Design piped_wallace_mult, start of the top module:
module piped_wallace_mult(
    input wire clock, reset,
    input wire [15:0] x,y,
    output reg [31:0] prod
);
    genvar i,j;
    wire [31:0] pp[0:15];
    generate
        for(i=0; i<16; i=i+1) begin : PP_GEN
            for(j=0; j<32; j=j+1) begin : COL
                assign pp[i][j] = (j>=i && j<i+16) ? (x[j-i] & y[i]) : 1'b0;
            end
        end
    endgenerate
    wire [31:0] s0,s1,c0_0,c1_0,c02_0,c12_0;
    array_7_to_3_compressor A0(pp[0],pp[1],pp[2],pp[3],pp[4],pp[5],pp[6], s0, c0_0, c02_0);
    array_7_to_3_compressor A1(pp[7],pp[8],pp[9],pp[10],pp[11],pp[12],pp[13], s1, c1_0, c12_0);
    wire [31:0] c0  = c0_0  << 1;
    wire [31:0] c1  = c1_0  << 1;
    wire [31:0] c02 = c02_0 << 2;
    wire [31:0] c12 = c12_0 << 2;
    reg [31:0] rs0,rs1,rc0,rc1,rc02,rc12, rpp14,rpp15;
    always @(posedge clock or posedge reset)
        if(reset) begin
            rs0<=0; rs1<=0; rc0<=0; rc1<=0; rc02<=0; rc12<=0;
            rpp14<=0; rpp15<=0;
        end else begin
            rs0<=s0; rs1<=s1; rc0<=c0; rc1<=c1; rc02<=c02; rc12<=c12;
            rpp14<=pp[14]; rpp15<=pp[15];
        end
    wire [31:0] sum1,carry_1,carry_2;
    array_7_to_3_compressor A2(
  ...
Settings: LEC_CHECK=0, CAP_MARGIN=20, CORE_MARGIN=2, CORE_UTILIZATION=58, SLEW_MARGIN=20; clock period 2.59 ns.
run.sh (not shown) runs the stock make flow with config.mk's settings and CLKGATE_MAP_FILE=.
Next try:
ABC_AREA = 1   (was not set)
CORE_UTILIZATION = 70   (was 58)
HOLD_SLACK_MARGIN = 0.3   (was not set)
clock period = 1.77 ns   (was 2.59 ns; I/O delays follow)
Result:
- The new run died in 5_1_grt
- die area is lower by 14%
- synthesized area is higher by 4.0%
- synthesized cell count is higher by 31%
Next try:
ABC_AREA = 0   (was 1)
CORE_UTILIZATION = 68   (was 70)
CTS_CLUSTER_SIZE = 46   (was not set)
GPL_TIMING_DRIVEN = 1   (was not set)
HOLD_SLACK_MARGIN = not set   (was 0.3)
TNS_END_PERCENT = 30   (was not set)
clock period = 2.3 ns   (was 1.77 ns; I/O delays follow)
The changed run finished but failed the layout checks on setup timing.
Synthesized area drops by 3.8%.
Die size went down by 0.99%.
Synthesized cell count decreases by 24%.
Next try:
ABC_AREA = not set   (was 0)
CORE_UTILIZATION = 40   (was 68)
CTS_CLUSTER_SIZE = not set   (was 46)
GPL_TIMING_DRIVEN = not set   (was 1)
TNS_END_PERCENT = not set   (was 30)
clock period = 2.8 ns   (was 2.3 ns; I/O delays follow)
=>
- This time the run finished clean
- non-clock buffer count goes down by 46
- global-route usage is lower by 13 points
- setup slack gets better by 260 ps
- cell count went up by 11%
- count of clock-buffer cells in the layout does not change
- power came out lower by 20%


piped_wallace_mult again, from the RTL that the note above started with.
Settings: LEC_CHECK=0, ABC_AREA=1, CAP_MARGIN=20, CORE_MARGIN=2, CORE_UTILIZATION=68, CTS_CLUSTER_SIZE=46, GPL_TIMING_DRIVEN=1, HOLD_SLACK_MARGIN=0.24, SLEW_MARGIN=20, TNS_END_PERCENT=30; clock period 1.14 ns.
The baseline died in 5_1_grt on GRT-0232.
==> next run, changes <==
- CTS_CLUSTER_SIZE: 46 -> 97
- GPL_TIMING_DRIVEN: 1 -> not set
- HOLD_SLACK_MARGIN: 0.24 -> not set
- TNS_END_PERCENT: 30 -> not set
- clock period: 1.14 -> 1.59 ns (I/O delays scaled with it)
- The new run completed, yet does not pass: setup timing
- area after synthesis stays the same
- die area is unchanged
- synthesized cell count is unchanged
==> next run, changes <==
- CORE_UTILIZATION: 68 -> 72
- CTS_CLUSTER_SIZE: 97 -> 46
- GPL_TIMING_DRIVEN: not set -> 1
- SETUP_SLACK_MARGIN: not set -> 0.36
- SLEW_MARGIN: 20 -> 10
- TNS_END_PERCENT: not set -> 85
- clock period: 1.59 -> 1.85 ns (I/O delays scaled with it)
After rerunning: The new run failed in 5_1_grt with DPL-0038; synthesized area is unchanged; die size fell by 5.4%; synthesized cell count is unchanged.
Power is estimated from default activity; no workload was simulated.
